## run A
// alu16
module alu16(clk, rst, a, b, ctrl, res, R15);
	input clk, rst;
	input [15:0] a, b;
	input [3:0] ctrl;
	output reg [15:0] res;
	output reg [15:0] R15;
	wire [15:0] alu_res, alu_R15;
	wire res_we, R15_we;
	ALU u_alu(.a(a), .b(b), .ctrl(ctrl), .res(alu_res), .R15(alu_R15), .res_we(res_we), .R15_we(R15_we));
	always @(posedge clk, negedge rst) begin
		if (~rst) begin
			res <= 16'h0000;
			R15 <= 16'h0000;
		end
		else begin
			if (res_we)
				res <= alu_res;
			if (R15_we)
				R15 <= alu_R15;
		end
	end
endmodule
Size in the first run: about 3400 cells after synthesis, ~0.022 sq mm of cells after synthesis.
Settings: LEC_CHECK=0, ABC_AREA=1, CAP_MARGIN=20, CELL_PAD_IN_SITES_DETAIL_PLACEMENT=0, CELL_PAD_IN_SITES_GLOBAL_PLACEMENT=3, CORE_ASPECT_RATIO=0.5, CORE_MARGIN=3, CORE_UTILIZATION=42, CTS_CLUSTER_DIAMETER=359, CTS_CLUSTER_SIZE=99, GPL_ROUTABILITY_DRIVEN=0, GPL_TIMING_DRIVEN=0, HOLD_SLACK_MARGIN=-0.08, MAX_ROUTING_LAYER=met4, MIN_ROUTING_LAYER=met1, PLACE_DENSITY_LB_ADDON=0.29, SETUP_SLACK_MARGIN=-2.0, SLEW_MARGIN=20, TNS_END_PERCENT=30; clock period 31.6 ns.
run.sh (not shown) runs the stock make flow with config.mk's settings and CLKGATE_MAP_FILE=.
FAIL run A @ 3_1_place_gp_skip_io: tool exited with error
#### Input delta (run B over run A)
Settings: removing CORE_ASPECT_RATIO (formerly 0.5); setting PLACE_DENSITY to 0.76 for the first time; removing ABC_AREA (formerly 1); removing HOLD_SLACK_MARGIN (formerly -0.08); changing SETUP_SLACK_MARGIN from -2.0 to 5.0; removing PLACE_DENSITY_LB_ADDON (formerly 0.29); changing CORE_UTILIZATION from 42 to 35; changing CTS_CLUSTER_SIZE from 99 to 43; changing TNS_END_PERCENT from 30 to 50.
==> comparison <==
- Completing all stages was not enough for run B: its layout failed the final checks because of negative setup slack.
- In run B the synthesized cell count turned out about 15% lower than in run A.
- Run B -> run A: post-synthesis sequential area ratio flat
- Going from run A to run B, height of the die grows by 53%.
What run C does differently from run B at the input level:
Settings: MIN_ROUTING_LAYER removed (was met1); GPL_ROUTABILITY_DRIVEN removed (was 0); CORE_UTILIZATION changed from 35 to 65; CTS_CLUSTER_DIAMETER removed (was 359); GPL_TIMING_DRIVEN removed (was 0); CTS_CLUSTER_SIZE removed (was 43); CELL_PAD_IN_SITES_GLOBAL_PLACEMENT removed (was 3); MAX_ROUTING_LAYER removed (was met4); CELL_PAD_IN_SITES_DETAIL_PLACEMENT removed (was 0); CORE_MARGIN changed from 3 to 2; PLACE_DENSITY removed (was 0.76); TNS_END_PERCENT removed (was 50); the clock period (ns, I/O delays scaled along) changed from 31.6 to 40.0.
==> results <==
Sort run B and run C by length in cells of the worst reg-to-reg path, ascending, and run C comes first. In run C, the number of global-route vias before repair came out about 8% above the value in run B. Looking at final design area excluding fillers, run C sits below run B. Run B -> run C: total design power decreased by more than 10%. Every stage of the flow completed for run C, and the final layout passed the timing, design-rule and antenna checks. Between run B and run C, the global-route usage is lower for run B. When run C is set beside run B, its average wire per cell in the routed design turns out to be 14% larger. Delta (run C minus run B): clock latency at the later pin of the worst-skew pair shows an increase of 0.03 ns; utilization shows an increase of 38 points; fraction of area in registers shows no meaningful change. Run C: largest incremental delay on the critical path 0.09 ns above run B. Run C vs run B — number of nets in the final layout dropped by a few percent.

========
alu16 again, from the RTL that the note above started with.
export LEC_CHECK = 0
export ABC_AREA = 0
export CAP_MARGIN = 20
export CORE_MARGIN = 9
export CORE_UTILIZATION = 58
export CTS_CLUSTER_DIAMETER = 304
export CTS_CLUSTER_SIZE = 22
export PLACE_DENSITY = 0.35
export SLEW_MARGIN = 20
export TNS_END_PERCENT = 15
create_clock -name core_clock -period 40.0 [get_ports {clk}]
==> next run, changes <==
Settings changed: ABC_AREA 0 to default, CORE_MARGIN 9 to 2, CORE_UTILIZATION 58 to 65, CTS_CLUSTER_DIAMETER 304 to 28, CTS_CLUSTER_SIZE 22 to default, PLACE_DENSITY 0.35 to default, SETUP_SLACK_MARGIN from default to 5.0, TNS_END_PERCENT 15 to default.
Effect:
- The new run ran to the end with no violations
- sequential share of layout area came out lower by 0.42 points
- total power came out higher by 25%
- setup slack improves by 1700 ps

========
alu16 again, from the RTL that the note above started with.
Settings: LEC_CHECK=0, CAP_MARGIN=20, CELL_PAD_IN_SITES_DETAIL_PLACEMENT=0, CELL_PAD_IN_SITES_GLOBAL_PLACEMENT=0, CORE_MARGIN=3, CORE_UTILIZATION=58, CTS_CLUSTER_DIAMETER=359, GPL_ROUTABILITY_DRIVEN=0, MAX_ROUTING_LAYER=met4, MIN_ROUTING_LAYER=met1, PLACE_DENSITY=0.76, SETUP_SLACK_MARGIN=0.3, SLEW_MARGIN=20, TNS_END_PERCENT=50; clock period 12.5 ns.
The first run aborted during 5_1_grt, error GRT-0232.
Rerun with:
Settings changed: CELL_PAD_IN_SITES_GLOBAL_PLACEMENT 0 to 1, CORE_MARGIN 3 to 2, CORE_UTILIZATION 58 to 55, SETUP_SLACK_MARGIN 0.3 to -0.95.
Effect: With this change the flow finished but fails on setup timing. Die area came out higher by 3.3%. Synthesized area stays the same. Synthesized cell count does not change.
Rerun with:
Settings changed: CELL_PAD_IN_SITES_DETAIL_PLACEMENT 0 to not set, CELL_PAD_IN_SITES_GLOBAL_PLACEMENT 1 to not set, CORE_UTILIZATION 55 to 21, CTS_CLUSTER_DIAMETER 359 to not set, GPL_ROUTABILITY_DRIVEN 0 to not set, MAX_ROUTING_LAYER met4 to not set, MIN_ROUTING_LAYER met1 to not set, PLACE_DENSITY 0.76 to not set, SETUP_SLACK_MARGIN -0.95 to 1.0, TNS_END_PERCENT 50 to not set.
Clock period 12.5 ns to 42.8 ns, I/O delays scaled along.
- The changed run completed with no timing, DRC or antenna violations
- cell count is higher by 4.0%
- total power is lower by 77%
- sequential cell count stays the same
- utilization is lower by 54 points
- non-clock buffer count is lower by 684
- setup slack is better by 20 ns
Rerun with:
Settings changed: CORE_UTILIZATION 21 to 40.
Clock period 42.8 ns to 38.7 ns, I/O delays scaled along.
After rerunning: Register-to-register slack gets worse by 4.1 ns. Final area goes up by 4.7%. Wire length came out higher by 0.87%. Worst setup slack loses 0.57 ns. Total power rose by 18%.
Power figures rest on the tool's default switching activity, not on a simulated workload.
